**flow/run.sh**
```bash
#!/bin/bash
# the make line also repeats each setting of config.mk as NAME=value (left out here)
make -C /OpenROAD-flow-scripts/flow DESIGN_CONFIG=/design/flow/config.mk WORK_HOME=/design/flow/orfs CLKGATE_MAP_FILE= finish
```
**flow/config.mk**
```make
export PLATFORM = sky130hd
export DESIGN_NAME = Processor
export DESIGN_NICKNAME = Processor
export VERILOG_FILES = /design/flow/design.v
export SDC_FILE = /design/flow/constraint.sdc
export NUM_CORES = 4
export LEC_CHECK = 0
export ABC_AREA = 1
export CAP_MARGIN = 15
export CELL_PAD_IN_SITES_GLOBAL_PLACEMENT = 1
export CORE_MARGIN = 10
export CORE_UTILIZATION = 71
export CTS_CLUSTER_DIAMETER = 374
export CTS_CLUSTER_SIZE = 51
export GPL_TIMING_DRIVEN = 0
export MAX_ROUTING_LAYER = met4
export SETUP_SLACK_MARGIN = 5.0
export SLEW_MARGIN = 15
```
**flow/design.v**
```verilog
module ComplexALU(
    input wire [31:0] operand1,
    input wire [31:0] operand2,
    input wire [3:0] opcode,
    output reg [31:0] result
);
always @(*) begin
    case(opcode)
        4'b0000: begin 
            result[31:16] = operand1[31:16] + operand2[31:16];
            result[15:0] = operand1[15:0] + operand2[15:0];
        end
        4'b0001: begin 
            result[31:16] = operand1[31:16] - operand2[31:16];
            result[15:0] = operand1[15:0] - operand2[15:0];
        end
        4'b0010: begin  
            result[31:16] = (operand1[31:16] * operand2[31:16]) - (operand1[15:0] * operand2[15:0]);
            result[15:0] = (operand1[31:16] * operand2[15:0]) + (operand1[15:0] *operand2[31:16]);
        end
        default:  
            result = 32'h0;
    endcase
end
endmodule
module RegisterFile(
    input wire clk,
    input wire rst,
    input wire [4:0] read_addr1,
    input wire [4:0] read_addr2,
    input wire [4:0] write_addr,
    input wire write_enable,
    input wire [31:0] write_data,
    output reg [31:0] read_data1,
    output reg [31:0] read_data2
);
reg [31:0] registers [15:0];
integer i;
always @(*) begin
	read_data1 = registers[read_addr1[3:0]];
    read_data2 = registers[read_addr2[3:0]];
end
always @(posedge clk) begin
    if (rst) begin
        for (i = 0; i < 16; i = i + 1)
            registers[i] <= 32'h0;
        registers[0] <= 32'h00010002;  
        registers[1] <= 32'h00030004;  
    end
	else if (write_enable) begin
        registers[write_addr[3:0]] <= write_data;
    end
end
endmodule
module Processor(
    input wire clk,
    input wire rst,
    input wire [15:0] instruction,
    output reg [4:0] pc,
    output wire [31:0] result,
    output wire [31:0] data_1,
    output wire [31:0] data_2
);
RegisterFile reg_file_inst(
    .clk(clk),
    .rst(rst),
    .read_addr1({1'b0, instruction[11:8]}),
    .read_addr2({1'b0, instruction[7:4]}),
    .write_addr({1'b0, instruction[3:0]}),
    .write_enable(1'b1),
    .write_data(result),
    .read_data1(data_1),
    .read_data2(data_2)
);
ComplexALU alu(
    .operand1(data_1),
    .operand2(data_2),
    .opcode(instruction[15:12]),
    .result(result)
);
always @(posedge clk) begin
    if (rst)
        pc <= 5'd0;
    else
        pc <= pc + 1;
end
endmodule
```
**flow/constraint.sdc**
```tcl
create_clock -name core_clock -period 25.0 [get_ports {clk}]
set_input_delay 5.0000 -clock core_clock [delete_from_list [all_inputs] [get_ports {clk}]]
set_output_delay 5.0000 -clock core_clock [all_outputs]
set_load 0.01 [all_outputs]
```
==> deck_impl_summary.md, run 1 <==
Key Metrics from the Run

Synthesis
  • Yosys cell count: 6,362
  • Synthesized instance count: 6,362
  • XOR Share, Synth: 1.62%
  • Yosys top cell area share: 31.3%
  • Avg Inst Size Synth: 7.72 um^2
  • Synth flops: 517
  • Count leader, synth: nand2_1
  • Commonest cells post-synth: 1,490 x nand2_1, 1,258 x inv_1, 675 x nand3_1
  • Number of enable flip-flop cells: 512
  • Yosys warns: 3
  • MUX area fraction: 0%
  • Ao+oa area frac: 7.10%
  • Main synth FF type: edfxtp_1
  • Synth Area in Simple Gates: 24.9%
  • Synthesis area per yosys: 0.0491 mm^2
  • Post-synthesis cell type count: 50
  • Area leader, netlist: edfxtp_1
  • Synthesized cell area: 0.0491 mm^2
  • Adder Share, Synth: 20.8%
  • Async set-reset flop share out of synthesis: 0%
  • Post-synth net total: 6,973
  • Register share after synthesis: 31.5%
  • Top comb family, area: simple AND/OR/NAND/NOR gates
  • Synth area leaders: edfxtp_1 31%, fa_1 15%, nand2_1 11%, inv_1 9.6%, nand3_1 6.9%

Die
  • Die width: 283 um
  • Chip area: 0.0801 mm^2
  • Area of the core: 0.0686 mm^2
  • Core Rows: 96
  • FP Core Util: 71.6%
  • Die height: 283 um

Outcome
  • Log Error: [ERROR GPL-0301] Utilization 107.370 % exceeds 100%.
  • Stop stage: 3_1_place_gp_skip_io
  • Status: did not finish
==> run 2: changes to the inputs <==
CAP_MARGIN = 10   (was 15)
CELL_PAD_IN_SITES_DETAIL_PLACEMENT = 2   (was not set)
CELL_PAD_IN_SITES_GLOBAL_PLACEMENT = not set   (was 1)
CORE_MARGIN = 6   (was 10)
CORE_UTILIZATION = 15   (was 71)
CTS_CLUSTER_DIAMETER = not set   (was 374)
CTS_CLUSTER_SIZE = not set   (was 51)
GPL_TIMING_DRIVEN = not set   (was 0)
MAX_ROUTING_LAYER = not set   (was met4)
SETUP_SLACK_MARGIN = 4.21   (was 5.0)
SLEW_MARGIN = 20   (was 15)
TNS_END_PERCENT = 75   (was not set)
==> deck_impl_summary.md, run 2 <==
Flow Results at a Glance

Synthesis
  • Number of enable flip-flop cells: 512 (unchanged)
  • Main synth FF type: edfxtp_1
  • Synth flops: 517 (unchanged)
  • Post-synthesis cell type count: 50 (unchanged)
  • Yosys warns: 3 (unchanged)
  • Synthesis area per yosys: 0.0491 mm^2 (unchanged)
  • Adder Share, Synth: 20.8% (unchanged)
  • Async set-reset flop share out of synthesis: 0% (unchanged)
  • Yosys top cell area share: 31.3% (unchanged)
  • Top comb family, area: simple AND/OR/NAND/NOR gates
  • Yosys cell count: 6,362 (unchanged)
  • Area leader, netlist: edfxtp_1
  • XOR Share, Synth: 1.62% (unchanged)
  • Commonest cells post-synth: 1,490 x nand2_1, 1,258 x inv_1, 675 x nand3_1
  • Synthesized instance count: 6,362 (unchanged)
  • Synthesized cell area: 0.0491 mm^2 (unchanged)
  • Synth area leaders: edfxtp_1 31%, fa_1 15%, nand2_1 11%, inv_1 9.6%, nand3_1 6.9%
  • Count leader, synth: nand2_1
  • Register share after synthesis: 31.5% (unchanged)
  • MUX area fraction: 0% (unchanged)
  • Ao+oa area frac: 7.10% (unchanged)
  • Synth Area in Simple Gates: 24.9% (unchanged)
  • Post-synth net total: 6,973 (unchanged)
  • Avg Inst Size Synth: 7.72 um^2 (unchanged)

STA
  • Pins Over Slew Limit: 0
  • TNS Setup: 0 ns
  • Worst-margin pin slew: 1.33 ns
  • Unrepaired setup endpoints after global routing: yes
  • Layout Skew: 0.0799 ns
  • Relative slew slack: 11.1%
  • Ratio of final minimum period to clock period: 84.7%
  • Min cycle time layout: 21.18 ns
  • Final hold vios: 0
  • Final setup fails: 0
  • Fmax: 47.2 MHz

Critical path
  • Critical R2R Launch: reg_file_inst.registers[6][5]
  • Setup crit end kind: primary output
  • Worst setup path end: result[14]
  • Setup crit start kind: input port
  • CP top delay family: adder cells
  • Worst Path Max Fanout: 70
  • Critical path buffers and inverters: 9
  • CP Class: input port to primary output
  • CP most frequent cell: inv_1
  • CP Data Arrival Time: 16.18 ns
  • Reg2reg path depth: 35
  • Worst path max stage delay: 0.71 ns
  • Slowest cell on crit path: fa_2
  • R2r endpoint: reg_file_inst.registers[11][14]
  • Reg2reg setup slack: 13.83 ns
  • Levels on crit path: 35
  • CP startpoint: instruction[5]
  • Crit path DRT: 20.00 ns

Job
  • Max Cap Violations: 0
  • Tool warning count: 38

Die
  • Core Rows: 209 (+120%)
  • FP Core Util: 15.1% (-57 points)
  • Chip area: 0.341 mm^2 (+330%)
  • Die width: 584 um (+110%)
  • Area of the core: 0.325 mm^2 (+370%)
  • Die height: 584 um (+110%)
  • I/O Pins: 119

Drt
  • Remaining antenna violation count: 0
  • Via count: 54,700
  • WL/cell: 31.5 um
  • Initial DRC count: 9,078
  • Total wire length: 334,000 um
  • Pre-antenna DRT Iters: 7
  • # DRC: 0
  • Vias per cell: 5.15

Worst hold path
  • Worst hold stages: 1
  • Hold Crit Class: flip-flop to flip-flop
  • Hold EP: pc[0]
  • Hold wc startpoint: pc[0]

GRT
  • Initial antenna violation count: 52
  • Total grt overflow: 0
  • GRT Util Overall: 19.0%
  • Largest net degree at the start of global routing: 209
  • Vias in the first global route: 60,800
  • First-pass GRT wire length: 462,000 um

CTS
  • CTS max path bufs: 3
  • TritonCTS Sinks: 517
  • CTS Buf Count: 60
  • CTS tree: yes
  • H-tree depth: 2
  • Clk pin slew, worst setup/hold paths: 0.05 ns
  • Root Driver: clkbuf_16
  • Clk latency late pin: 0.75 ns

Placement
  • Port Buffer Count: 118
  • Dpl cell area: 0.0545 mm^2
  • Placed Cells: 10,500
  • DP HPWL: 204,000 um
  • Routability cong.: 0.872

Final layout
  • Layout Nets: 6,838
  • Final Non-Filler Cells: 10,600
  • Area Overhead vs Synth: 16.2%
  • Fillers: 38,100
  • Final Cell Area: 0.0571 mm^2

Outcome
  • Status: complete, no violations
==> run 2: final cells by class <==
type | instances | area (um^2) | share of cell area [%]
Multi-Input combinational cell | 4165 | 27200 | 47.6
Sequential cell | 517 | 15500 | 27.1
Tap cell | 4325 | 5410 | 9.48
Inverter | 1278 | 4850 | 8.49
Timing Repair Buffer | 205 | 2150 | 3.76
Clock buffer | 70 | 1540 | 2.70
Clock inverter | 39 | 440 | 0.771
Antenna cell | 24 | 60.1 | 0.105
==> run 2: layer usage <==
layer / wire (um) / global-route usage [%] / up-vias / part of all wire (%)
met4: 42300 / 19.0 / 64 / 13
met2: 140000 / 27.5 / 5655 / 42
li1: - / - / 19500 / -
met3: 49600 / 11.3 / 2848 / 15
met1: 101000 / 18.1 / 26600 / 30
met5: 1090 / 2.89 / - / 0.33
==> run 2: what timing repair did <==
action | CTS | global route
endpoints found under the hold margin | 0 | 0
resized | 18 | 91
pin swaps | 0 | 2
gates cloned | 1 | 2
endpoints found under the setup margin | 10 | 11
buffers inserted | 0 | 2
hold buffers | 0 | 0
==> run 2: metrics by stage <==
step           hold slack (ns)  setup slack (ns)  util [%]
5_1_grt                  0.510              3.91      17.5
3_3_place_gp             0.452              4.55      16.8
6_report                 0.472              3.82      17.6
4_1_cts                  0.479              4.23      17.4
2_1_floorplan            0.469              7.83         -
3_5_place_dp             0.463              3.34      16.8
==> run 3: changes to the inputs <==
ABC_AREA = not set   (was 1)
CAP_MARGIN = 25   (was 10)
CELL_PAD_IN_SITES_DETAIL_PLACEMENT = 0   (was 2)
CORE_MARGIN = 2   (was 6)
CORE_UTILIZATION = 18   (was 15)
GPL_ROUTABILITY_DRIVEN = 1   (was not set)
GPL_TIMING_DRIVEN = 0   (was not set)
PLACE_DENSITY_LB_ADDON = 0.25   (was not set)
SETUP_SLACK_MARGIN = 5.0   (was 4.21)
SLEW_MARGIN = 5   (was 20)
TNS_END_PERCENT = not set   (was 75)
clock period = 23.6 ns   (was 25.0 ns; I/O delays follow)
==> deck_impl_summary.md, run 3 <==
Flow Results at a Glance

STA
  • Pins Over Slew Limit: 0 (unchanged)
  • Worst-margin pin slew: 1.32 ns (-0.00580 ns)
  • Relative slew slack: 11.8% (+0.71 points)
  • Ratio of final minimum period to clock period: 77.7% (-7.0 points)
  • Min cycle time layout: 18.34 ns
  • Unrepaired setup endpoints after global routing: yes
  • Layout Skew: 0.0182 ns (-0.0616 ns)
  • Final setup fails: 0 (unchanged)
  • TNS Setup: 0 ns (unchanged)
  • Final hold vios: 0 (unchanged)
  • Fmax: 54.5 MHz

Drt
  • Vias per cell: 4.60 (-11%)
  • WL/cell: 28.9 um (-8.2%)
  • Pre-antenna DRT Iters: 6 (-1)
  • Via count: 35,300 (-36%)
  • Total wire length: 221,000 um (-34%)
  • # DRC: 0 (unchanged)
  • Remaining antenna violation count: 0 (unchanged)
  • Initial DRC count: 4,300 (-53%)

CTS
  • CTS Buf Count: 60 (unchanged)
  • CTS tree: yes
  • Root Driver: clkbuf_16
  • H-tree depth: 2 (unchanged)
  • Hold buffer count at CTS: 0 (unchanged)
  • CTS max path bufs: 3 (unchanged)
  • Clk pin slew, worst setup/hold paths: 0.06 ns (about the same)
  • Clk latency late pin: 0.66 ns (-0.09 ns)
  • TritonCTS Sinks: 517 (unchanged)

Synthesis
  • Yosys top cell area share: 34.8% (+3.5 points)
  • Main synth FF type: edfxtp_1
  • Post-synth net total: 4,541 (-35%)
  • Synth Area in Simple Gates: 10.9% (-14 points)
  • Synth area leaders: edfxtp_1 35%, fa_1 17%, mux4_2 13%, nor2_1 7.8%, ha_1 6.2%
  • Area leader, netlist: edfxtp_1
  • Commonest cells post-synth: 915 x nor2_1, 548 x inv_1, 512 x edfxtp_1
  • Async set-reset flop share out of synthesis: 0% (unchanged)
  • Register share after synthesis: 35.0% (+3.5 points)
  • Synthesized cell area: 0.0442 mm^2 (-10%)
  • Synthesis area per yosys: 0.0442 mm^2 (-10%)
  • MUX area fraction: 14.3% (+14 points)
  • Top comb family, area: adder cells
  • Ao+oa area frac: 5.20% (-1.9 points)
  • Adder Share, Synth: 23.1% (+2.3 points)
  • Post-synthesis cell type count: 72 (+44%)
  • Count leader, synth: nor2_1
  • XOR Share, Synth: 3.91% (+2.3 points)
  • Yosys cell count: 3,930 (-38%)
  • Number of enable flip-flop cells: 512 (unchanged)
  • Avg Inst Size Synth: 11.2 um^2 (+46%)
  • Yosys warns: 3 (unchanged)
  • Synth flops: 517 (unchanged)
  • Synthesized instance count: 3,930 (-38%)

Critical path
  • Critical path buffers and inverters: 17 (+8)
  • Worst setup path end: result[14]
  • CP Class: input port to primary output
  • Setup crit start kind: input port
  • Crit path DRT: 18.88 ns (-1.12 ns)
  • Setup crit end kind: primary output
  • Reg2reg setup slack: 14.37 ns (+0.54 ns)
  • R2r endpoint: reg_file_inst.registers[6][15]
  • Critical R2R Launch: reg_file_inst.registers[12][13]
  • Slowest cell on crit path: fa_1
  • Reg2reg path depth: 29 (-17%)
  • CP top delay family: adder cells
  • Worst Path Max Fanout: 10 (-86%)
  • Worst path max stage delay: 0.55 ns (-0.16 ns)
  • CP Data Arrival Time: 13.62 ns (-2.56 ns)
  • Levels on crit path: 38 (+8.6%)
  • CP startpoint: instruction[4]

Die
  • FP Core Util: 18.1% (+3.0 points)
  • I/O Pins: 119 (unchanged)
  • Area of the core: 0.244 mm^2 (-25%)
  • Die height: 500 um (-14%)
  • Die width: 500 um (-14%)
  • Chip area: 0.250 mm^2 (-27%)
  • Core Rows: 181 (-13%)

Final layout
  • Final Non-Filler Cells: 7,659 (-28%)
  • Final Util: 23.3% (+5.8 points)
  • Layout Nets: 5,017 (-27%)
  • Area Overhead vs Synth: 28.5%

GRT
  • Met2 Usage GRT: 27.3% (-0.21 points)
  • Initial antenna violation count: 8 (-85%)
  • Total grt overflow: 0 (unchanged)
  • M3 GR Usage: 3.35% (-7.9 points)
  • GRT Util Overall: 17.2% (-1.7 points)
  • Vias in the first global route: 35,300 (-42%)
  • Gr busiest metal: met2
  • First-pass GRT wire length: 298,000 um (-36%)
  • M1 GR Usage: 23.5% (+5.4 points)
  • Largest net degree at the start of global routing: 33 (-84%)

Worst hold path
  • Hold wc startpoint: pc[0]
  • Hold Crit Class: flip-flop to flip-flop
  • Hold EP: pc[0]
  • Worst hold stages: 1 (unchanged)

Placement
  • Placed Cells: 7,302 (-30%)
  • Routability cong.: 0.898 (+3.0%)
  • DP HPWL: 159,000 um (-22%)
  • Port Buffer Count: 111 (-5.9%)

Job
  • Max Cap Violations: 0 (unchanged)
  • Tool warning count: 30 (-21%)

Outcome
  • Status: complete, no violations
-- run 3: per-layer routing --
| metal | vias up | part of all wire, % |
|---|---|---|
| li1 | 14100 | - |
| met1 | 18700 | 41 |
| met2 | 2001 | 45 |
| met3 | 376 | 9.4 |
| met4 | 6 | 3.9 |
| met5 | - | 0.018 |
-- run 3: layout make-up --
class / count / area [um^2]
flip-flops and latches: 517 / 15500
repair buffers: 414 / 4430
clock inverters: 36 / 367
multi-input cells: 2596 / 26200
plain buffers: 256 / 2600
inverters: 561 / 2190
fillers: 26200 / 187000
clock buffers: 72 / 1570
well taps: 3202 / 4010
diodes: 5 / 12.5
-- run 3: stage by stage --
stage	hold WS, ns	instance area, um^2	setup WS [ns]
after floorplan	0.469	44200	5.87
after global placement	0.454	49300	0.990
after detailed placement	0.458	50300	1.94
after CTS	0.472	55600	4.89
after global routing	0.490	56800	4.90
final	0.469	56800	5.26
-- run 3: repair_timing --
action	4_1_cts	5_1_grt
setup buffers	152	85
setup endpoints to repair	25	17
hold endpoints to repair	0	0
gates cloned	5	2
gates resized	454	132
pin swaps	38	47
==> run 4: changes to the inputs <==
CAP_MARGIN = 20   (was 25)
CELL_PAD_IN_SITES_DETAIL_PLACEMENT = not set   (was 0)
CORE_UTILIZATION = 29   (was 18)
GPL_ROUTABILITY_DRIVEN = not set   (was 1)
GPL_TIMING_DRIVEN = not set   (was 0)
PLACE_DENSITY_LB_ADDON = not set   (was 0.25)
SETUP_SLACK_MARGIN = not set   (was 5.0)
SLEW_MARGIN = 20   (was 5)
clock period = 20.7 ns   (was 23.6 ns; I/O delays follow)
==> deck_impl_summary.md, run 4 <==
Flow Results at a Glance

Critical path
  • R2r endpoint: reg_file_inst.registers[13][15]
  • Worst setup path end: result[15]
  • Worst Path Max Fanout: 17 (+7)
  • Slowest cell on crit path: nor2b_2
  • Worst path max stage delay: 1.00 ns (+0.45 ns)
  • Critical path buffers and inverters: 7 (-10)
  • Levels on crit path: 29 (-24%)
  • Critical R2R Launch: reg_file_inst.registers[7][22]
  • CP most frequent cell: fa_1
  • CP top delay family: adder cells
  • Crit path DRT: 16.56 ns (-2.32 ns)
  • CP startpoint: instruction[10]
  • Reg2reg path depth: 27 (-6.9%)
  • Setup crit end kind: primary output
  • Reg2reg setup slack: 11.35 ns (-3.02 ns)
  • CP Data Arrival Time: 14.82 ns (+1.20 ns)
  • CP Class: input port to primary output
  • Setup crit start kind: input port

Drt
  • Initial DRC count: 4,674 (+8.7%)
  • Pre-antenna DRT Iters: 6 (unchanged)
  • # DRC: 0 (unchanged)
  • Vias per cell: 5.35 (+16%)
  • WL/cell: 26.6 um (-7.9%)
  • Total wire length: 161,000 um (-27%)
  • Via count: 32,400 (-8.2%)
  • Remaining antenna violation count: 0 (unchanged)

Synthesis
  • Main synth FF type: edfxtp_1
  • Synth area leaders: edfxtp_1 35%, fa_1 17%, mux4_2 13%, nor2_1 7.8%, ha_1 6.2%
  • Register share after synthesis: 35.0% (unchanged)
  • Async set-reset flop share out of synthesis: 0% (unchanged)
  • MUX area fraction: 14.3% (unchanged)
  • Synthesized instance count: 3,930 (unchanged)
  • Commonest cells post-synth: 915 x nor2_1, 548 x inv_1, 512 x edfxtp_1
  • Synthesized cell area: 0.0442 mm^2 (unchanged)
  • Area leader, netlist: edfxtp_1
  • Adder Share, Synth: 23.1% (unchanged)
  • Yosys warns: 3 (unchanged)
  • Yosys top cell area share: 34.8% (unchanged)
  • Synth flops: 517 (unchanged)
  • Post-synth net total: 4,541 (unchanged)
  • Post-synthesis cell type count: 72 (unchanged)
  • Synthesis area per yosys: 0.0442 mm^2 (unchanged)
  • Top comb family, area: adder cells
  • Ao+oa area frac: 5.20% (unchanged)
  • Synth Area in Simple Gates: 10.9% (unchanged)
  • XOR Share, Synth: 3.91% (unchanged)
  • Yosys cell count: 3,930 (unchanged)
  • Count leader, synth: nor2_1
  • Number of enable flip-flop cells: 512 (unchanged)
  • Avg Inst Size Synth: 11.2 um^2 (unchanged)

GRT
  • Vias in the first global route: 32,800 (-6.9%)
  • GRT Util Overall: 20.3% (+3.1 points)
  • Total grt overflow: 0 (unchanged)
  • Initial antenna violation count: 5 (-3)
  • First-pass GRT wire length: 231,000 um (-22%)
  • Largest net degree at the start of global routing: 61 (+85%)

CTS
  • TritonCTS Sinks: 517 (unchanged)
  • Hold buffer count at CTS: 0 (unchanged)
  • Root Driver: clkbuf_16
  • Resized cells post-CTS: 0 (-100%)
  • H-tree depth: 2 (unchanged)
  • CTS max path bufs: 3 (unchanged)
  • Clk pin slew, worst setup/hold paths: 0.06 ns (about the same)
  • Clk latency late pin: 0.61 ns (-0.05 ns)
  • CTS Buf Count: 52 (-13%)
  • CTS tree: yes
  • Postcts setup bufs: 0 (-100%)

Outcome
  • Status: complete, no violations

Job
  • Tool warning count: 28 (-6.7%)
  • Max Cap Violations: 0 (unchanged)

Worst hold path
  • Hold Crit Class: flip-flop to flip-flop
  • Hold wc startpoint: pc[0]
  • Worst hold stages: 1 (unchanged)
  • Hold EP: pc[0]

Final layout
  • Final Cell Area: 0.0497 mm^2 (-13%)
  • Fillers: 15,300 (-42%)
  • Area Overhead vs Synth: 12.4%
  • Final Non-Filler Cells: 6,045 (-21%)
  • Layout Nets: 4,582 (-8.7%)

STA
  • Ratio of final minimum period to clock period: 91.6% (+14 points)
  • Layout Skew: 0.0237 ns (+0.00543 ns)
  • PnR worst setup slack: 1.74 ns (-3.52 ns)
  • Final setup fails: 0 (unchanged)
  • Unrepaired setup endpoints after global routing: no
  • Worst-margin pin slew: 1.22 ns (-0.108 ns)
  • Min cycle time layout: 18.96 ns
  • Relative slew slack: 19.0% (+7.2 points)
  • Final hold vios: 0 (unchanged)
  • TNS Setup: 0 ns (unchanged)
  • Fmax: 52.7 MHz
  • Pins Over Slew Limit: 0 (unchanged)

Die
  • Die height: 394 um (-21%)
  • Core Rows: 143 (-21%)
  • FP Core Util: 29.1% (+11 points)
  • Die width: 394 um (-21%)
  • Area of the core: 0.152 mm^2 (-38%)
  • Chip area: 0.156 mm^2 (-38%)
  • I/O Pins: 119 (unchanged)

Placement
  • Placed Cells: 5,945 (-19%)
  • Dpl cell area: 0.0480 mm^2 (-4.7%)
  • Port Buffer Count: 118 (+6.3%)
  • Routability cong.: 0.969 (+7.9%)
  • Post-place setup slack: 1.90 ns (-0.0303 ns)
  • DP HPWL: 111,000 um (-30%)
-- run 4: per-stage QoR --
step / hold WS [ns] / utilization, %
after floorplan: 0.469 / -
after global placement: 0.449 / 31.6
after detailed placement: 0.452 / 31.6
after CTS: 0.469 / 32.7
after global routing: 0.491 / 32.8
final: 0.467 / 32.8
-- run 4: layout make-up --
type | count | area, um^2 | area share [%]
Antenna cell | 2 | 5.00 | 0.0101
Sequential cell | 517 | 15500 | 31.1
Inverter | 561 | 2110 | 4.24
Clock inverter | 25 | 218 | 0.438
Multi-Input combinational cell | 2596 | 25700 | 51.7
Tap cell | 2030 | 2540 | 5.11
Timing Repair Buffer | 243 | 2220 | 4.47
Clock buffer | 71 | 1440 | 2.91
-- run 4: routing by layer --
metal	wire (um)	GRT usage [%]	up-vias
li1	-	-	13200
met1	62500	27.7	16600
met4	5990	6.54	10
met3	20600	5.12	368
met2	71700	31.7	2152
met5	79	0	-
==> run 5: changes to the inputs <==
ABC_AREA = 0   (was not set)
CELL_PAD_IN_SITES_GLOBAL_PLACEMENT = 3   (was not set)
CORE_MARGIN = 4   (was 2)
CORE_UTILIZATION = 21   (was 29)
CTS_CLUSTER_DIAMETER = 213   (was not set)
CTS_CLUSTER_SIZE = 21   (was not set)
MAX_ROUTING_LAYER = met5   (was not set)
PLACE_DENSITY_LB_ADDON = 0.28   (was not set)
SETUP_SLACK_MARGIN = 2.81   (was not set)
TNS_END_PERCENT = 15   (was not set)
clock period = 28.1 ns   (was 20.7 ns; I/O delays follow)
==> deck_impl_summary.md, run 5 <==
Flow Results at a Glance

Outcome
  • Status: complete, no violations

Drt
  • Highest Signal Layer: met5
  • Pre-antenna DRT Iters: 5 (-1)
  • N_diodes: 0 (-2)
  • Via count: 31,000 (-4.2%)
  • WL met3: 8950 um (-57%)
  • Initial DRC count: 2,669 (-43%)
  • Remaining antenna violation count: 0 (unchanged)
  • Vias per cell: 4.57 (-15%)
  • Wl on met1: 92,600 um (+48%)
  • Metal2 WL: 96,100 um (+34%)
  • Total wire length: 202,000 um (+25%)
  • # DRC: 0 (unchanged)
  • WL/cell: 29.8 um (+12%)

Synthesis
  • Yosys cell count: 3,930 (unchanged)
  • XOR Share, Synth: 3.91% (unchanged)
  • Count leader, synth: nor2_1
  • Synthesis area per yosys: 0.0442 mm^2 (unchanged)
  • Main synth FF type: edfxtp_1
  • Commonest cells post-synth: 915 x nor2_1, 548 x inv_1, 512 x edfxtp_1
  • Ao+oa area frac: 5.20% (unchanged)
  • Yosys warns: 3 (unchanged)
  • Number of enable flip-flop cells: 512 (unchanged)
  • Post-synthesis cell type count: 72 (unchanged)
  • Synth flops: 517 (unchanged)
  • Adder Share, Synth: 23.1% (unchanged)
  • Post-synth net total: 4,541 (unchanged)
  • Synth area leaders: edfxtp_1 35%, fa_1 17%, mux4_2 13%, nor2_1 7.8%, ha_1 6.2%
  • Synthesized instance count: 3,930 (unchanged)
  • Top comb family, area: adder cells
  • Yosys top cell area share: 34.8% (unchanged)
  • Synthesized cell area: 0.0442 mm^2 (unchanged)
  • Avg Inst Size Synth: 11.2 um^2 (unchanged)
  • Area leader, netlist: edfxtp_1
  • Register share after synthesis: 35.0% (unchanged)
  • MUX area fraction: 14.3% (unchanged)
  • Synth Area in Simple Gates: 10.9% (unchanged)
  • Async set-reset flop share out of synthesis: 0% (unchanged)

CTS
  • Hold buffer count at CTS: 0 (unchanged)
  • Resized cells post-CTS: 0 (unchanged)
  • Clk pin slew, worst setup/hold paths: 0.09 ns (+0.03 ns)
  • H-tree depth: 1 (-1)
  • CTS max path bufs: 3 (unchanged)
  • Postcts setup bufs: 0 (unchanged)
  • TritonCTS Sinks: 517 (unchanged)
  • CTS Buf Count: 28 (-46%)
  • Clk latency late pin: 0.64 ns (+0.03 ns)
  • Root Driver: clkbuf_16
  • CTS tree: yes

Critical path
  • Setup crit start kind: input port
  • Worst Path Max Fanout: 46 (+29)
  • Critical path buffers and inverters: 11 (+4)
  • CP Class: input port to primary output
  • CP startpoint: instruction[5]
  • Worst setup path end: result[15]
  • CP top delay family: adder cells
  • Levels on crit path: 32 (+10%)
  • Reg2reg setup slack: 18.16 ns (+6.81 ns)
  • CP Data Arrival Time: 16.38 ns (+1.56 ns)
  • Reg2reg path depth: 29 (+7.4%)
  • Worst path max stage delay: 0.74 ns (-0.26 ns)
  • Setup crit end kind: primary output
  • Slowest cell on crit path: buf_4
  • R2r endpoint: reg_file_inst.registers[6][15]
  • Critical R2R Launch: reg_file_inst.registers[5][3]
  • Crit path DRT: 22.48 ns (+5.92 ns)

Worst hold path
  • Worst hold stages: 1 (unchanged)
  • Hold wc startpoint: pc[0]
  • Hold EP: pc[0]
  • Hold Crit Class: flip-flop to flip-flop

STA
  • Pins Over Slew Limit: 0 (unchanged)
  • Layout Skew: 0.0263 ns (+0.00259 ns)
  • Min cycle time layout: 22.00 ns
  • Final setup fails: 0 (unchanged)
  • Fmax: 45.4 MHz
  • Worst-margin pin slew: 1.20 ns (-0.0101 ns)
  • PnR worst setup slack: 6.10 ns (+4.36 ns)
  • Unrepaired setup endpoints after global routing: no
  • Ratio of final minimum period to clock period: 78.3% (-13 points)
  • Relative slew slack: 19.7% (+0.68 points)
  • Final hold vios: 0 (unchanged)
  • TNS Setup: 0 ns (unchanged)

Die
  • Die width: 467 um (+18%)
  • Chip area: 0.218 mm^2 (+40%)
  • Core Rows: 168 (+17%)
  • Area of the core: 0.210 mm^2 (+38%)
  • I/O Pins: 119 (unchanged)
  • Die height: 467 um (+18%)
  • FP Core Util: 21.1% (-8.0 points)

GRT
  • Total grt overflow: 0 (unchanged)
  • GRT Util Overall: 18.3% (-2.0 points)
  • Vias in the first global route: 33,200 (+1.2%)
  • Largest net degree at the start of global routing: 69 (+13%)
  • First-pass GRT wire length: 279,000 um (+21%)
  • Initial antenna violation count: 6 (+1)

Final layout
  • Layout Nets: 4,571 (-0.24%)
  • Area Overhead vs Synth: 12.9%
  • Final Util: 23.8% (-8.9 points)

Placement
  • Port Buffer Count: 118 (unchanged)
  • DP HPWL: 136,000 um (+23%)
  • Post-place setup slack: 5.91 ns (+4.00 ns)
  • Routability cong.: 0.799 (-18%)

Job
  • Max Cap Violations: 0 (unchanged)
  • Tool warning count: 28 (unchanged)
[run 5: area by class of cell]
cell class / count / area (um^2)
fillers: 22300 / 160000
multi-input cells: 2596 / 25800
flip-flops and latches: 517 / 15500
well taps: 2805 / 3510
repair buffers: 256 / 2240
inverters: 561 / 2110
clock buffers: 40 / 767
clock inverters: 1 / 8.76
[run 5: routing by layer]
metal  global-route usage [%]  vias to the layer above
met5                        0                        -
met4                     3.42                        2
met3                     1.63                      157
met2                     30.9                      921
met1                     25.8                    16800
li1                         -                    13200
[run 5: metrics by stage]
step           area [um^2]  hold WS, ns  cells
2_1_floorplan        44200        0.469   3930
3_3_place_gp         49100        0.451   6734
3_5_place_dp         49100        0.457   6734
4_1_cts              49900        0.481   6775
5_1_grt              49900        0.521   6776
6_report             49900        0.474   6776
==> run 6: changes to the inputs <==
ABC_AREA = 1   (was 0)
CAP_MARGIN = 10   (was 20)
CELL_PAD_IN_SITES_DETAIL_PLACEMENT = 0   (was not set)
CELL_PAD_IN_SITES_GLOBAL_PLACEMENT = not set   (was 3)
CORE_MARGIN = 6   (was 4)
CORE_UTILIZATION = 15   (was 21)
CTS_CLUSTER_DIAMETER = not set   (was 213)
CTS_CLUSTER_SIZE = not set   (was 21)
GPL_ROUTABILITY_DRIVEN = 0   (was not set)
MAX_ROUTING_LAYER = not set   (was met5)
PLACE_DENSITY_LB_ADDON = 0.08   (was 0.28)
SETUP_SLACK_MARGIN = 4.71   (was 2.81)
TNS_END_PERCENT = 100   (was 15)
clock period = 25.0 ns   (was 28.1 ns; I/O delays follow)
==> deck_impl_summary.md, run 6 <==
Flow Results at a Glance

Outcome
  • Status: complete, no violations

GRT
  • Largest net degree at the start of global routing: 143 (+110%)
  • First-pass GRT wire length: 357,000 um (+28%)
  • Initial antenna violation count: 18 (+12)
  • Total grt overflow: 0 (unchanged)
  • Vias in the first global route: 43,000 (+29%)
  • GRT Util Overall: 14.9% (-3.4 points)

STA
  • Fin Hold WS: 0.471 ns (-0.00327 ns)
  • Min cycle time layout: 19.83 ns
  • Pins Over Slew Limit: 0 (unchanged)
  • Unrepaired setup endpoints after global routing: yes
  • Final hold vios: 0 (unchanged)
  • Relative slew slack: 26.7% (+7.0 points)
  • Final setup fails: 0 (unchanged)
  • Layout Skew: 0.0215 ns (-0.00477 ns)
  • Worst-margin pin slew: 1.10 ns (-0.105 ns)
  • TNS Setup: 0 ns (unchanged)
  • Ratio of final minimum period to clock period: 79.3% (+1.0 points)
  • Fmax: 50.4 MHz

Placement
  • Port Buffer Count: 118 (unchanged)
  • Dpl cell area: 0.0548 mm^2 (+12%)
  • DP HPWL: 165,000 um (+22%)

Final layout
  • FF/Latch Area: 0.0155 mm^2 (unchanged)
  • Fillers: 36,600 (+64%)
  • Area Overhead vs Synth: 16.3%
  • Final Cell Area: 0.0571 mm^2 (+14%)
  • Layout Nets: 6,892 (+51%)
  • Gate Area: 0.0269 mm^2 (+4.5%)

Synthesis
  • Yosys top cell area share: 31.3% (-3.5 points)
  • Synthesized cell area: 0.0491 mm^2 (+11%)
  • Async set-reset flop share out of synthesis: 0% (unchanged)
  • Area leader, netlist: edfxtp_1
  • Yosys warns: 3 (unchanged)
  • Adder Share, Synth: 20.8% (-2.3 points)
  • Yosys cell count: 6,362 (+62%)
  • Synthesis area per yosys: 0.0491 mm^2 (+11%)
  • XOR Share, Synth: 1.62% (-2.3 points)
  • Avg Inst Size Synth: 7.72 um^2 (-31%)
  • Synthesized instance count: 6,362 (+62%)
  • MUX area fraction: 0% (-14 points)
  • Synth flops: 517 (unchanged)
  • Post-synthesis cell type count: 50 (-31%)
  • Synth area leaders: edfxtp_1 31%, fa_1 15%, nand2_1 11%, inv_1 9.6%, nand3_1 6.9%
  • Commonest cells post-synth: 1,490 x nand2_1, 1,258 x inv_1, 675 x nand3_1
  • Top comb family, area: simple AND/OR/NAND/NOR gates
  • Post-synth net total: 6,973 (+54%)
  • Main synth FF type: edfxtp_1
  • Count leader, synth: nand2_1
  • Ao+oa area frac: 7.10% (+1.9 points)
  • Register share after synthesis: 31.5% (-3.5 points)
  • Synth Area in Simple Gates: 24.9% (+14 points)
  • Number of enable flip-flop cells: 512 (unchanged)

Critical path
  • Critical R2R Launch: reg_file_inst.registers[15][20]
  • Setup crit end kind: primary output
  • Reg2reg setup slack: 15.64 ns (-2.52 ns)
  • CP Data Arrival Time: 14.83 ns (-1.55 ns)
  • Worst path max stage delay: 0.59 ns (-0.15 ns)
  • CP most frequent cell: fa_1
  • Setup crit start kind: input port
  • CP startpoint: instruction[5]
  • R2r endpoint: reg_file_inst.registers[12][14]
  • Worst setup path end: result[14]
  • Slowest cell on crit path: buf_4
  • Crit path DRT: 20.00 ns (-2.48 ns)
  • CP top delay family: adder cells
  • Worst Path Max Fanout: 55 (+20%)
  • Reg2reg path depth: 35 (+21%)
  • Critical path buffers and inverters: 10 (-1)
  • Levels on crit path: 35 (+9.4%)
  • CP Class: input port to primary output

CTS
  • Root Driver: clkbuf_16
  • CTS tree: yes
  • Hold buffer count at CTS: 0 (unchanged)
  • Clk latency late pin: 0.67 ns (+0.03 ns)
  • CTS max path bufs: 3 (unchanged)
  • Postcts setup bufs: 0 (unchanged)
  • TritonCTS Sinks: 517 (unchanged)
  • H-tree depth: 3 (+2)
  • CTS Buf Count: 70 (+150%)
  • Clk pin slew, worst setup/hold paths: 0.04 ns (-0.05 ns)

Worst hold path
  • Hold wc startpoint: pc[0]
  • Hold EP: pc[0]
  • Worst hold stages: 1 (unchanged)
  • Hold Crit Class: flip-flop to flip-flop

Drt
  • Initial DRC count: 3,205 (+20%)
  • Via count: 42,000 (+36%)
  • Pre-antenna DRT Iters: 5 (unchanged)
  • Remaining antenna violation count: 0 (unchanged)
  • Vias per cell: 3.94 (-14%)
  • Total wire length: 261,000 um (+29%)
  • # DRC: 0 (unchanged)
  • WL/cell: 24.4 um (-18%)

Die
  • I/O Pins: 119 (unchanged)
  • Chip area: 0.341 mm^2 (+57%)
  • Die width: 584 um (+25%)
  • FP Core Util: 15.1% (-6.0 points)
  • Core Rows: 209 (+24%)
  • Die height: 584 um (+25%)
  • Area of the core: 0.325 mm^2 (+55%)

Job
  • Tool warning count: 31 (+11%)
  • Max Cap Violations: 0 (unchanged)
## run 6: layout make-up
| class | count | area share [%] |
|---|---|---|
| Sequential cell | 517 | 27.1 |
| Inverter | 1278 | 8.43 |
| Tap cell | 4325 | 9.48 |
| Timing Repair Buffer | 250 | 3.99 |
| Clock buffer | 90 | 3.31 |
| Clock inverter | 33 | 0.502 |
| Antenna cell | 6 | 0.0263 |
| Multi-Input combinational cell | 4164 | 47.2 |
## run 6: stage by stage
stage	util [%]	cells	setup slack [ns]
final	17.6	10700	5.17
after global routing	17.6	10700	4.61
after CTS	17.5	10700	4.69
after detailed placement	16.9	10500	4.46
after global placement	16.9	10500	4.53
after floorplan	-	6362	7.83
## run 6: what timing repair did
action,CTS,global route
cloned,0,1
resized,3,19
pin swaps,0,0
endpoints found under the setup margin,3,7
## run 6: per-layer routing
metal / track usage (%) / part of all wire [%] / wire length, um
met1: 21.1 / 48 / 126000
met4: 3.02 / 1.8 / 4690
met2: 24.8 / 46 / 120000
met5: 0 / 0 / 0
met3: 1.43 / 3.8 / 9800
==> run 7: changes to the inputs <==
CAP_MARGIN = 5   (was 10)
CELL_PAD_IN_SITES_DETAIL_PLACEMENT = not set   (was 0)
CORE_ASPECT_RATIO = 0.53   (was not set)
CORE_MARGIN = 2   (was 6)
CORE_UTILIZATION = 67   (was 15)
MAX_ROUTING_LAYER = met4   (was not set)
MIN_ROUTING_LAYER = met2   (was not set)
PLACE_DENSITY_LB_ADDON = 0.09   (was 0.08)
SETUP_SLACK_MARGIN = not set   (was 4.71)
SLEW_MARGIN = 40   (was 20)
TNS_END_PERCENT = 60   (was 100)
clock period = 30.2 ns   (was 25.0 ns; I/O delays follow)
==> deck_impl_summary.md, run 7 <==
Key Metrics from the Run

Outcome
  • Status: did not finish
  • Stop stage: 5_1_grt
  • Log Error: [ERROR GRT-0116] Global routing finished with congestion. Check the congestion regions in the DRC Viewer.

CTS
  • CTS max path bufs: 3 (unchanged)
  • Resized cells post-CTS: 0 (-3)
  • Hold buffer count at CTS: 0 (unchanged)
  • CTS Buf Count: 44 (-37%)
  • H-tree depth: 2 (-1)
  • TritonCTS Sinks: 517 (unchanged)
  • Postcts setup bufs: 0 (unchanged)
  • Root Driver: clkbuf_16

Placement
  • Port Buffer Count: 118 (unchanged)
  • Post-place setup slack: 8.13 ns (+3.67 ns)
  • Dpl cell area: 0.0503 mm^2 (-8.2%)
  • DP HPWL: 109,000 um (-34%)

Synthesis
  • Register share after synthesis: 31.5% (unchanged)
  • Post-synth net total: 6,973 (unchanged)
  • MUX area fraction: 0% (unchanged)
  • Yosys top cell area share: 31.3% (unchanged)
  • Yosys warns: 3 (unchanged)
  • Post-synthesis cell type count: 50 (unchanged)
  • Synth flops: 517 (unchanged)
  • Area leader, netlist: edfxtp_1
  • Synth Area in Simple Gates: 24.9% (unchanged)
  • Ao+oa area frac: 7.10% (unchanged)
  • Count leader, synth: nand2_1
  • Avg Inst Size Synth: 7.72 um^2 (unchanged)
  • XOR Share, Synth: 1.62% (unchanged)
  • Synthesis area per yosys: 0.0491 mm^2 (unchanged)
  • Yosys cell count: 6,362 (unchanged)
  • Main synth FF type: edfxtp_1
  • Synthesized cell area: 0.0491 mm^2 (unchanged)
  • Commonest cells post-synth: 1,490 x nand2_1, 1,258 x inv_1, 675 x nand3_1
  • Top comb family, area: simple AND/OR/NAND/NOR gates
  • Adder Share, Synth: 20.8% (unchanged)
  • Synth area leaders: edfxtp_1 31%, fa_1 15%, nand2_1 11%, inv_1 9.6%, nand3_1 6.9%
  • Synthesized instance count: 6,362 (unchanged)
  • Async set-reset flop share out of synthesis: 0% (unchanged)
  • Number of enable flip-flop cells: 512 (unchanged)

Die
  • Core Rows: 72 (-66%)
  • FP Core Util: 67.6% (+52 points)
  • Chip area: 0.0756 mm^2 (-78%)
  • Area of the core: 0.0727 mm^2 (-78%)
  • Die height: 201 um (-66%)
  • I/O Pins: 119 (unchanged)
  • Die width: 376 um (-36%)

GRT
  • GRT Util Overall: 86.2%
  • Total grt overflow: 604
[run 7: metal layers]
metal  GRT usage [%]  overflow
met5               -         -
met4            64.6        54
met3            96.4       474
met2            88.4        76
met1               -         -
[run 7: metrics by stage]
| stage | hold slack, ns | instances | utilization [%] |
|---|---|---|---|
| CTS | 0.463 | 7216 | 71.2 |
| detailed placement | 0.448 | 7135 | 69.2 |
| global placement | 0.449 | 7134 | 69.2 |
| floorplan | 0.469 | 6362 | - |
==> run 8: changes to the inputs <==
ABC_AREA = not set   (was 1)
CAP_MARGIN = 20   (was 5)
CELL_PAD_IN_SITES_DETAIL_PLACEMENT = 2   (was not set)
CORE_ASPECT_RATIO = not set   (was 0.53)
CORE_UTILIZATION = 56   (was 67)
PLACE_DENSITY_LB_ADDON = 0.1   (was 0.09)
SLEW_MARGIN = 20   (was 40)
TNS_END_PERCENT = not set   (was 60)
clock period = 33.7 ns   (was 30.2 ns; I/O delays follow)
==> deck_impl_summary.md, run 8 <==
Key Metrics from the Run

Synthesis
  • Post-synth net total: 4,541 (-35%)
  • Yosys top cell area share: 34.8% (+3.5 points)
  • Area leader, netlist: edfxtp_1
  • Ao+oa area frac: 5.20% (-1.9 points)
  • Synthesized instance count: 3,930 (-38%)
  • Synth area leaders: edfxtp_1 35%, fa_1 17%, mux4_2 13%, nor2_1 7.8%, ha_1 6.2%
  • Top comb family, area: adder cells
  • Async set-reset flop share out of synthesis: 0% (unchanged)
  • Avg Inst Size Synth: 11.2 um^2 (+46%)
  • Yosys warns: 3 (unchanged)
  • Adder Share, Synth: 23.1% (+2.3 points)
  • Synthesis area per yosys: 0.0442 mm^2 (-10%)
  • Synth flops: 517 (unchanged)
  • Yosys cell count: 3,930 (-38%)
  • Synth Area in Simple Gates: 10.9% (-14 points)
  • Synthesized cell area: 0.0442 mm^2 (-10%)
  • XOR Share, Synth: 3.91% (+2.3 points)
  • Number of enable flip-flop cells: 512 (unchanged)
  • Main synth FF type: edfxtp_1
  • Count leader, synth: nor2_1
  • Commonest cells post-synth: 915 x nor2_1, 548 x inv_1, 512 x edfxtp_1
  • Post-synthesis cell type count: 72 (+44%)
  • MUX area fraction: 14.3% (+14 points)
  • Register share after synthesis: 35.0% (+3.5 points)

Placement
  • Port Buffer Count: 118 (unchanged)

Die
  • Die height: 285 um (+42%)
  • I/O Pins: 119 (unchanged)
  • Area of the core: 0.0786 mm^2 (+8.1%)
  • Chip area: 0.0812 mm^2 (+7.4%)
  • FP Core Util: 56.2% (-11 points)
  • Die width: 285 um (-24%)
  • Core Rows: 103 (+43%)

Outcome
  • Log Error: Error: detail_place.tcl, 38 bad optional access
  • Status: did not finish
  • Stop stage: 3_5_place_dp
-- run 8: metrics by stage --
stage | worst slack [ns] | cells
after global placement | 9.77 | 4963
after floorplan | 11.93 | 3930
==> run 9: changes to the inputs <==
CELL_PAD_IN_SITES_DETAIL_PLACEMENT = not set   (was 2)
CORE_UTILIZATION = 53   (was 56)
GPL_ROUTABILITY_DRIVEN = not set   (was 0)
MAX_ROUTING_LAYER = not set   (was met4)
MIN_ROUTING_LAYER = not set   (was met2)
PLACE_DENSITY_LB_ADDON = not set   (was 0.1)
clock period = 12.9 ns   (was 33.7 ns; I/O delays follow)
==> deck_impl_summary.md, run 9 <==
Flow Results at a Glance

Synthesis
  • Register share after synthesis: 35.0% (unchanged)
  • Avg Inst Size Synth: 11.2 um^2 (unchanged)
  • Yosys top cell area share: 34.8% (unchanged)
  • Number of enable flip-flop cells: 512 (unchanged)
  • Post-synthesis cell type count: 72 (unchanged)
  • Yosys warns: 3 (unchanged)
  • Adder Share, Synth: 23.1% (unchanged)
  • Async set-reset flop share out of synthesis: 0% (unchanged)
  • Main synth FF type: edfxtp_1
  • Synthesized instance count: 3,930 (unchanged)
  • Area leader, netlist: edfxtp_1
  • Top comb family, area: adder cells
  • Yosys cell count: 3,930 (unchanged)
  • MUX area fraction: 14.3% (unchanged)
  • Synth flops: 517 (unchanged)
  • Synthesized cell area: 0.0442 mm^2 (unchanged)
  • Synth area leaders: edfxtp_1 35%, fa_1 17%, mux4_2 13%, nor2_1 7.8%, ha_1 6.2%
  • Commonest cells post-synth: 915 x nor2_1, 548 x inv_1, 512 x edfxtp_1
  • Synth Area in Simple Gates: 10.9% (unchanged)
  • Ao+oa area frac: 5.20% (unchanged)
  • Post-synth net total: 4,541 (unchanged)
  • Synthesis area per yosys: 0.0442 mm^2 (unchanged)
  • XOR Share, Synth: 3.91% (unchanged)
  • Count leader, synth: nor2_1

STA
  • Min cycle time layout: 13.16 ns
  • Fin Hold WS: 0.481 ns
  • Final hold vios: 0
  • Relative slew slack: 27.4%
  • Layout Skew: 0.0128 ns
  • Final setup fails: 9
  • PnR worst setup slack: -0.259 ns
  • Ratio of final minimum period to clock period: 102%
  • Pins Over Slew Limit: 0
  • Worst-margin pin slew: 1.09 ns
  • Unrepaired setup endpoints after global routing: yes
  • Fmax: 76.0 MHz

Drt
  • Initial DRC count: 3,513
  • WL/cell: 28.9 um
  • Via count: 34,300
  • # DRC: 0
  • Remaining antenna violation count: 0
  • Total wire length: 164,000 um
  • Pre-antenna DRT Iters: 6
  • Vias per cell: 6.03

GRT
  • Initial antenna violation count: 3
  • Total grt overflow: 0
  • First-pass GRT wire length: 239,000 um
  • Largest net degree at the start of global routing: 33
  • Vias in the first global route: 35,600
  • GRT Util Overall: 39.0%

Critical path
  • Slowest cell on crit path: fa_1
  • Crit path DRT: 10.32 ns
  • CP startpoint: instruction[8]
  • Critical R2R Launch: reg_file_inst.registers[5][18]
  • Worst setup path end: result[15]
  • CP most frequent cell: fa_1
  • R2r endpoint: reg_file_inst.registers[8][15]
  • Levels on crit path: 38
  • Worst Path Max Fanout: 7
  • Setup crit start kind: input port
  • Worst path max stage delay: 0.55 ns
  • CP Class: input port to primary output
  • Critical path buffers and inverters: 17
  • Reg2reg path depth: 29
  • Reg2reg setup slack: 4.43 ns
  • Setup crit end kind: primary output
  • CP top delay family: adder cells
  • CP Data Arrival Time: 10.58 ns

Die
  • Area of the core: 0.0824 mm^2 (+4.8%)
  • FP Core Util: 53.7% (-2.6 points)
  • Chip area: 0.0857 mm^2 (+5.6%)
  • I/O Pins: 119 (unchanged)
  • Core Rows: 105 (+1.9%)
  • Die width: 293 um (+2.8%)
  • Die height: 293 um (+2.8%)

Worst hold path
  • Hold EP: pc[0]
  • Worst hold stages: 1
  • Hold wc startpoint: pc[0]
  • Hold Crit Class: flip-flop to flip-flop

Placement
  • DP HPWL: 119,000 um
  • Routability cong.: 1.01
  • Post-place setup slack: -1.06 ns
  • Port Buffer Count: 118 (unchanged)

CTS
  • H-tree depth: 2
  • Clk pin slew, worst setup/hold paths: 0.06 ns
  • CTS max path bufs: 3
  • CTS tree: yes
  • TritonCTS Sinks: 517
  • CTS Buf Count: 46
  • Clk latency late pin: 0.57 ns
  • Hold buffer count at CTS: 0
  • Root Driver: clkbuf_16

Final layout
  • Layout Nets: 5,195
  • Area Overhead vs Synth: 24.6%

Outcome
  • Failing Checks: setup timing
  • Status: failed layout checks

Job
  • Max Cap Violations: 0
  • Tool warning count: 31
## run 9: repair_timing
action | CTS | global route
setup endpoints to repair | 15 | 17
gates resized | 174 | 143
buffers inserted | 72 | 38
pin swaps | 122 | 134
gates cloned | 3 | 0
## run 9: stage by stage
| stage | instance area [um^2] | util, % | setup TNS [ns] | std cells |
|---|---|---|---|---|
| final | 55100 | 66.8 | -1.14 | 5687 |
| after global placement | 51600 | 62.6 | -8.85 | 5504 |
| after global routing | 55100 | 66.8 | -3.22 | 5686 |
| after detailed placement | 51600 | 62.6 | -8.28 | 5504 |
| after CTS | 54300 | 65.9 | -0.878 | 5655 |
| after floorplan | 44300 | - | -0.0659 | 3930 |
## run 9: layout make-up
class	count	area (um^2)
clock inverter	18	125
inverter	561	2120
multi-input combinational	2596	26400
sequential	517	15500
tap	1070	1340
antenna	1	2.50
fill	6433	27300
clock buffer	62	1270
timing repair buffer	862	8370
## run 9: routing by layer
metal	share of wire [%]	vias up	wire, um	track usage, %
li1	-	14500	-	-
met1	37	17300	60300	50.1
met2	47	1988	77900	63.5
met3	10	451	17100	8.20
met4	5.4	6	8930	18.3
met5	0.028	-	46	0
==> run 10: changes to the inputs <==
ABC_AREA = 0   (was not set)
CAP_MARGIN = 10   (was 20)
CELL_PAD_IN_SITES_DETAIL_PLACEMENT = 1   (was not set)
CORE_MARGIN = 6   (was 2)
CORE_UTILIZATION = 15   (was 53)
GPL_ROUTABILITY_DRIVEN = 0   (was not set)
PLACE_DENSITY_LB_ADDON = 0.2   (was not set)
SETUP_SLACK_MARGIN = 4.71   (was not set)
TNS_END_PERCENT = 100   (was not set)
clock period = 25.0 ns   (was 12.9 ns; I/O delays follow)
==> deck_impl_summary.md, run 10 <==
Flow Results at a Glance

STA
  • Ratio of final minimum period to clock period: 79.8% (-22 points)
  • Pins Over Slew Limit: 0 (unchanged)
  • Final setup fails: 0 (-9)
  • TNS Setup: 0 ns (+1.14 ns)
  • Unrepaired setup endpoints after global routing: yes
  • Layout Skew: 0.0456 ns (+0.0328 ns)
  • Min cycle time layout: 19.96 ns
  • Relative slew slack: 27.8% (+0.36 points)
  • Fmax: 50.1 MHz
  • Worst-margin pin slew: 1.08 ns (-0.00946 ns)
  • Final hold vios: 0 (unchanged)

Critical path
  • CP most frequent cell: fa_1
  • Crit path DRT: 20.00 ns (+9.68 ns)
  • R2r endpoint: reg_file_inst.registers[4][15]
  • Worst Path Max Fanout: 18 (+11)
  • Slowest cell on crit path: nand2_2
  • Setup crit start kind: input port
  • Setup crit end kind: primary output
  • Reg2reg setup slack: 15.65 ns (+11.22 ns)
  • Critical path buffers and inverters: 8 (-9)
  • CP Data Arrival Time: 14.96 ns (+4.38 ns)
  • CP top delay family: adder cells
  • Worst path max stage delay: 0.61 ns (+0.06 ns)
  • CP startpoint: instruction[10]
  • Worst setup path end: result[31]
  • Reg2reg path depth: 31 (+6.9%)
  • CP Class: input port to primary output
  • Levels on crit path: 30 (-21%)
  • Critical R2R Launch: reg_file_inst.registers[7][22]

Final layout
  • Gate Area: 0.0258 mm^2 (-2.1%)
  • Area Overhead vs Synth: 19.3%
  • Layout Nets: 4,617 (-11%)
  • Fillers: 33,200 (+420%)
  • Final Non-Filler Cells: 7,957 (+40%)
  • FF/Latch Area: 0.0155 mm^2 (unchanged)

Synthesis
  • Synth Area in Simple Gates: 10.9% (unchanged)
  • Adder Share, Synth: 23.1% (unchanged)
  • Count leader, synth: nor2_1
  • Synthesized cell area: 0.0442 mm^2 (unchanged)
  • Register share after synthesis: 35.0% (unchanged)
  • Synthesized instance count: 3,930 (unchanged)
  • Synth flops: 517 (unchanged)
  • Yosys top cell area share: 34.8% (unchanged)
  • Avg Inst Size Synth: 11.2 um^2 (unchanged)
  • Async set-reset flop share out of synthesis: 0% (unchanged)
  • Synth area leaders: edfxtp_1 35%, fa_1 17%, mux4_2 13%, nor2_1 7.8%, ha_1 6.2%
  • MUX area fraction: 14.3% (unchanged)
  • Main synth FF type: edfxtp_1
  • Commonest cells post-synth: 915 x nor2_1, 548 x inv_1, 512 x edfxtp_1
  • Post-synth net total: 4,541 (unchanged)
  • Yosys cell count: 3,930 (unchanged)
  • Top comb family, area: adder cells
  • Number of enable flip-flop cells: 512 (unchanged)
  • Ao+oa area frac: 5.20% (unchanged)
  • Yosys warns: 3 (unchanged)
  • XOR Share, Synth: 3.91% (unchanged)
  • Post-synthesis cell type count: 72 (unchanged)
  • Area leader, netlist: edfxtp_1
  • Synthesis area per yosys: 0.0442 mm^2 (unchanged)

Die
  • Die width: 555 um (+90%)
  • Area of the core: 0.292 mm^2 (+250%)
  • Core Rows: 198 (+89%)
  • Chip area: 0.308 mm^2 (+260%)
  • I/O Pins: 119 (unchanged)
  • FP Core Util: 15.1% (-39 points)
  • Die height: 555 um (+90%)

CTS
  • Clk pin slew, worst setup/hold paths: 0.05 ns (about the same)
  • CTS max path bufs: 3 (unchanged)
  • H-tree depth: 3 (+1)
  • CTS Buf Count: 66 (+43%)
  • Clk latency late pin: 0.65 ns (+0.08 ns)
  • TritonCTS Sinks: 517 (unchanged)
  • CTS tree: yes
  • Root Driver: clkbuf_16

GRT
  • Largest net degree at the start of global routing: 74 (+120%)
  • Total grt overflow: 0 (unchanged)
  • First-pass GRT wire length: 288,000 um (+21%)
  • Initial antenna violation count: 17 (+14)
  • Vias in the first global route: 34,900 (-2.0%)
  • GRT Util Overall: 13.3% (-26 points)

Drt
  • Pre-antenna DRT Iters: 5 (-1)
  • Remaining antenna violation count: 0 (unchanged)
  • WL/cell: 26.3 um (-8.9%)
  • Total wire length: 209,000 um (+27%)
  • Via count: 32,100 (-6.3%)
  • # DRC: 0 (unchanged)
  • Vias per cell: 4.03 (-33%)
  • Initial DRC count: 2,837 (-19%)

Placement
  • Placed Cells: 7,826 (+42%)
  • Port Buffer Count: 118 (unchanged)
  • DP HPWL: 140,000 um (+18%)

Job
  • Tool warning count: 29 (-6.5%)
  • Max Cap Violations: 0 (unchanged)

Worst hold path
  • Hold wc startpoint: pc[0]
  • Hold EP: pc[0]
  • Worst hold stages: 1 (unchanged)
  • Hold Crit Class: flip-flop to flip-flop

Outcome
  • Status: complete, no violations
run 10: repair_timing:
item	4_1_cts	5_1_grt
buffers inserted	5	6
cloned	0	1
gates resized	8	16
setup endpoints to repair	4	8
hold buffers	0	0
pin swaps	2	0
run 10: per-layer routing:
layer	share of wire, %	global-route usage [%]
met1	45	18.1
met2	46	21.5
met3	6.8	2.57
met4	2.6	3.49
met5	0.018	0
run 10: metrics by stage:
step | util (%) | hold slack, ns | worst slack (ns) | area [um^2]
2_1_floorplan | - | 0.469 | 6.71 | 44200
3_3_place_gp | 17.3 | 0.454 | 3.89 | 50500
3_5_place_dp | 17.3 | 0.466 | 4.05 | 50500
4_1_cts | 18.0 | 0.482 | 4.72 | 52600
5_1_grt | 18.1 | 0.513 | 4.70 | 52700
6_report | 18.1 | 0.473 | 5.04 | 52700
run 10: area by class of cell:
class                      count  area share (%)
clock buffer                  85            3.35
timing repair buffer         264            4.57
clock inverter                30           0.501
multi-input combinational   2596            48.9
antenna                        4          0.0190
sequential                   517            29.3
tap                         3900            9.25
inverter                     561            4.03
==> run 11: changes to the inputs <==
CAP_MARGIN = 20   (was 10)
CELL_PAD_IN_SITES_DETAIL_PLACEMENT = not set   (was 1)
CORE_MARGIN = 4   (was 6)
CORE_UTILIZATION = 58   (was 15)
CTS_CLUSTER_DIAMETER = 213   (was not set)
GPL_ROUTABILITY_DRIVEN = not set   (was 0)
MAX_ROUTING_LAYER = met4   (was not set)
PLACE_DENSITY_LB_ADDON = 0.16   (was 0.2)
SETUP_SLACK_MARGIN = -0.32   (was 4.71)
TNS_END_PERCENT = 15   (was 100)
clock period = 12.4 ns   (was 25.0 ns; I/O delays follow)
==> deck_impl_summary.md, run 11 <==
Flow Results at a Glance

Synthesis
  • Avg Inst Size Synth: 11.2 um^2 (unchanged)
  • Synth area leaders: edfxtp_1 35%, fa_1 17%, mux4_2 13%, nor2_1 7.8%, ha_1 6.2%
  • Synthesized instance count: 3,930 (unchanged)
  • Synth Area in Simple Gates: 10.9% (unchanged)
  • Yosys top cell area share: 34.8% (unchanged)
  • Async set-reset flop share out of synthesis: 0% (unchanged)
  • Ao+oa area frac: 5.20% (unchanged)
  • Top comb family, area: adder cells
  • Yosys warns: 3 (unchanged)
  • Count leader, synth: nor2_1
  • MUX area fraction: 14.3% (unchanged)
  • Synth flops: 517 (unchanged)
  • Number of enable flip-flop cells: 512 (unchanged)
  • Main synth FF type: edfxtp_1
  • Adder Share, Synth: 23.1% (unchanged)
  • Yosys cell count: 3,930 (unchanged)

Outcome
  • Status: failed layout checks
  • Failing Checks: setup timing

CTS
  • Root Driver: clkbuf_16
  • TritonCTS Sinks: 517 (unchanged)
  • H-tree depth: 2 (-1)
  • Clk pin slew, worst setup/hold paths: 0.06 ns (about the same)
  • CTS max path bufs: 3 (unchanged)

GRT
  • GRT Util Overall: 41.9% (+29 points)

Critical path
  • CP Data Arrival Time: 10.62 ns (-4.34 ns)
  • Setup crit end kind: primary output
  • R2r endpoint: reg_file_inst.registers[13][15]
  • Worst path max stage delay: 0.51 ns (-0.10 ns)
  • Critical R2R Launch: reg_file_inst.registers[3][22]
  • Slowest cell on crit path: mux4_2
  • Crit path DRT: 9.92 ns (-10.08 ns)
  • Setup crit start kind: input port
  • CP top delay family: adder cells

STA
  • Min cycle time layout: 13.10 ns
  • Fmax: 76.3 MHz
  • Layout Skew: 0.0113 ns (-0.0343 ns)
  • Relative slew slack: 26.4% (-1.4 points)
  • Pins Over Slew Limit: 0 (unchanged)
  • Final hold vios: 0 (unchanged)
  • Final setup fails: 15 (+15)
  • PnR worst setup slack: -0.701 ns (-5.74 ns)

Drt
  • Pre-antenna DRT Iters: 6 (+1)
  • Wl on met1: 55,800 um (-40%)
  • WL met3: 21,100 um (+49%)
  • Remaining antenna violation count: 0 (unchanged)
  • Metal2 WL: 76,300 um (-21%)

Final layout
  • Fillers: 5,396 (-84%)
  • Final Util: 71.4% (+53 points)
  • FF/Latch Area: 0.0155 mm^2 (unchanged)
  • Gate Area: 0.0260 mm^2 (+0.65%)
  • Area Overhead vs Synth: 21.0%

Worst hold path
  • Worst hold stages: 1 (unchanged)
  • Hold Crit Class: flip-flop to flip-flop

Die
  • Chip area: 0.0807 mm^2 (-74%)
  • Core Rows: 100 (-49%)
  • I/O Pins: 119 (unchanged)
  • Die height: 284 um (-49%)

Placement
  • DP HPWL: 118,000 um (-16%)
  • Port Buffer Count: 118 (unchanged)

Job
  • Max Cap Violations: 0 (unchanged)
==> run 11: cell type report <==
type	instances	share of cell area, %
inverter	561	3.95
multi-input combinational	2596	48.5
clock inverter	17	0.154
clock buffer	60	2.25
antenna	3	0.0140
sequential	517	28.9
timing repair buffer	780	13.9
tap	969	2.27
==> run 11: per-layer routing <==
layer	vias to the layer above	GRT usage, %
met1	17400	52.1
met2	2776	65.9
met4	0	21.2
met3	663	8.71
met5	-	-
li1	14300	-
==> run 11: through the flow <==
stage          setup TNS (ns)  setup slack (ns)  std cells  hold WS [ns]  area, um^2
2_1_floorplan           -2.76            -0.368       3930         0.469       44300
3_3_place_gp           -10.89             -1.11       5362         0.452       50900
3_5_place_dp           -11.86             -1.19       5362         0.453       50900
4_1_cts                 -6.53            -0.706       5488         0.475       53100
5_1_grt                -10.66            -0.984       5501         0.522       53500
6_report                -6.65            -0.701       5503         0.476       53500
==> run 11: repair_timing <==
action	4_1_cts	5_1_grt
gates resized	87	54
cloned	6	2
pin swaps	38	35
setup endpoints to repair	14	16
setup buffers	45	14
